// apb_top
module apb_top(
    input        pclk,
    input        presetn,
    input        start,
    input        write,
    input [31:0] addr,
    input [31:0] wdata,
    input [3:0]  strb,
    input [2:0]  prot,
    output [31:0] rdata,
    output        done,
    output        error
);
    wire        psel;
    wire        penable;
    wire        pwrite;
    wire [31:0] paddr;
    wire [31:0] pwdata;
    wire [3:0]  pstrb;
    wire [2:0]  pprot;
    wire [31:0] prdata_int;
    wire        pready_int;
    wire        pslverr_int;
    wire psel0 = psel && (paddr[31:12] == 20'h00000);   
    wire psel1 = psel && (paddr[31:12] == 20'h0001);   
    wire [31:0] prdata0;
    wire        pready0;
    wire        pslverr0;
    wire [31:0] prdata1;
    wire        pready1;
    wire        pslverr1;
    assign prdata_int = psel0 ? prdata0
                      : psel1 ? prdata1
                      : 32'h0000_0000;
    assign pready_int = psel0 ? pready0
                      : psel1 ? pready1
                      : penable;
    assign pslverr_int= psel0 ? pslverr0
                      : psel1 ? pslverr1
                      : 1'b1;
    apb_master master (
        .pclk    (pclk),
        .presetn (presetn),
        .start   (start),
        .write   (write),
        .addr    (addr),
        .wdata   (wdata),
        .strb    (strb),
        .prot    (prot),
        .psel    (psel),
        .penable (penable),
        .pwrite  (pwrite),
        .paddr   (paddr),
        .pwdata  (pwdata),
        .pstrb   (pstrb),
        .pprot   (pprot),
        .done    (done),
        .error   (error),
        .rdata   (rdata),
        .prdata  (prdata_int),
        .pready  (pready_int),
        .pslverr (pslverr_int)
  ...
For scale: about 430 flip-flops, ~110 I/O pins, about 19000 um2 of cells after synthesis.
Settings: LEC_CHECK=0, CAP_MARGIN=20, CORE_ASPECT_RATIO=0.83, CORE_MARGIN=2, CORE_UTILIZATION=47, GPL_ROUTABILITY_DRIVEN=0, GPL_TIMING_DRIVEN=0, MAX_ROUTING_LAYER=met4, PLACE_DENSITY_LB_ADDON=0.22, SETUP_SLACK_MARGIN=0.53, SLEW_MARGIN=20, TNS_END_PERCENT=35; clock period 3.93 ns.
run.sh (not shown) runs the stock make flow with config.mk's settings and CLKGATE_MAP_FILE=.
The baseline finished with timing, DRC and antenna clean.
Edit:
==> flow/config.mk (replaced) <==
export PLATFORM = sky130hd
export DESIGN_NAME = apb_top
export DESIGN_NICKNAME = apb_top
export VERILOG_FILES = /design/flow/design.v
export SDC_FILE = /design/flow/constraint.sdc
export NUM_CORES = 4
export LEC_CHECK = 0
export ABC_AREA = 1
export CAP_MARGIN = 20
export CORE_MARGIN = 2
export CORE_UTILIZATION = 68
export SLEW_MARGIN = 20
export TNS_END_PERCENT = 5
==> flow/constraint.sdc (replaced) <==
create_clock -name core_clock -period 1.63 [get_ports {pclk}]
set_input_delay 0.3260 -clock core_clock [delete_from_list [all_inputs] [get_ports {pclk}]]
set_output_delay 0.3260 -clock core_clock [all_outputs]
set_load 0.01 [all_outputs]
The changed run completed, yet does not pass: setup timing.
Cell count rises by 34%.
Die size falls by 33%.
Routed wire length rises by 15%.
Utilization rises by 29 points.


Starting RTL as in the previous note.
==> flow/config.mk <==
export PLATFORM = sky130hd
export DESIGN_NAME = apb_top
export DESIGN_NICKNAME = apb_top
export VERILOG_FILES = /design/flow/design.v
export SDC_FILE = /design/flow/constraint.sdc
export NUM_CORES = 4
export LEC_CHECK = 0
export ABC_AREA = 0
export CAP_MARGIN = 30
export CORE_ASPECT_RATIO = 1.03
export CORE_MARGIN = 2
export CORE_UTILIZATION = 70
export CTS_CLUSTER_DIAMETER = 356
export CTS_CLUSTER_SIZE = 14
export GPL_ROUTABILITY_DRIVEN = 1
export PLACE_DENSITY_LB_ADDON = 0.05
export SETUP_SLACK_MARGIN = 0.37
export SLEW_MARGIN = 30
==> flow/constraint.sdc <==
create_clock -name core_clock -period 2.42 [get_ports {pclk}]
set_input_delay 0.4840 -clock core_clock [delete_from_list [all_inputs] [get_ports {pclk}]]
set_output_delay 0.4840 -clock core_clock [all_outputs]
set_load 0.01 [all_outputs]
The starting point went through all stages and came out clean.
Edit:
- ABC_AREA: 0 -> 1
- CORE_UTILIZATION: 70 -> 16
- CTS_CLUSTER_SIZE: 14 -> 15
- PLACE_DENSITY_LB_ADDON: 0.05 -> 0.14
- SETUP_SLACK_MARGIN: 0.37 -> default
- clock period: 2.42 -> 3.15 ns (I/O delays scaled with it)
Via count came out higher by 18%.
Power came out lower by 25%.
Die size came out higher to 4.1 times its value.
Wire length came out higher by 30%.
Edit:
- ABC_AREA: 1 -> default
- CAP_MARGIN: 30 -> 20
- CORE_ASPECT_RATIO: 1.03 -> default
- CORE_UTILIZATION: 16 -> 40
- CTS_CLUSTER_DIAMETER: 356 -> default
- CTS_CLUSTER_SIZE: 15 -> default
- GPL_ROUTABILITY_DRIVEN: 1 -> default
- PLACE_DENSITY_LB_ADDON: 0.14 -> default
- SLEW_MARGIN: 30 -> 20
- clock period: 3.15 -> 3.0 ns (I/O delays scaled with it)
Outcome:
- synthesized area is higher by a few percent
- final area went up by a few percent
- die area fell by well over a third
- wire length fell by a quarter to a third
Edit:
- CORE_UTILIZATION: 40 -> 72
- CTS_CLUSTER_DIAMETER: default -> 242
- CTS_CLUSTER_SIZE: default -> 30
- HOLD_SLACK_MARGIN: default -> -0.08
- TNS_END_PERCENT: default -> 5
- clock period: 3.0 -> 3.44 ns (I/O delays scaled with it)
Effect: The changed run passed the timing, design-rule and antenna checks; worst setup slack is better by 190 ps; via count is lower by 1.1%; global-route usage is higher by 11 points; routed wire length is lower by 7.6%; area after synthesis does not change; worst hold slack is better by 130 ps; count of clock-buffer cells in the layout is lower by 49.
Edit:
- CORE_UTILIZATION: 72 -> 67
- HOLD_SLACK_MARGIN: -0.08 -> default
- TNS_END_PERCENT: 5 -> default
=>
- The changed run finished with timing, DRC and antenna clean
- sequential share of layout area decreases by 0.22 points
- power barely changes
- final cell count increases by a few percent
- design area increases slightly
- first-iteration DRC count decreases by a few percent
- clock skew decreases by 7.4 ps
- wire length decreases slightly
- die area increases by a little under a tenth
- non-clock buffer count increases by 2
- hold slack improved by 49 ps
Edit:
- ABC_AREA: default -> 1
- CORE_UTILIZATION: 67 -> 70
- CTS_CLUSTER_DIAMETER: 242 -> default
- CTS_CLUSTER_SIZE: 30 -> 31
- clock period: 3.44 -> 1.66 ns (I/O delays scaled with it)
Result:
- With this change the flow finished with negative setup slack left
- core utilization goes up by 16 points
- maximum frequency goes up by about a fifth
- via count goes up by well over a third
- routed wire length goes up by well over a third
Power is estimated from default activity; no workload was simulated.
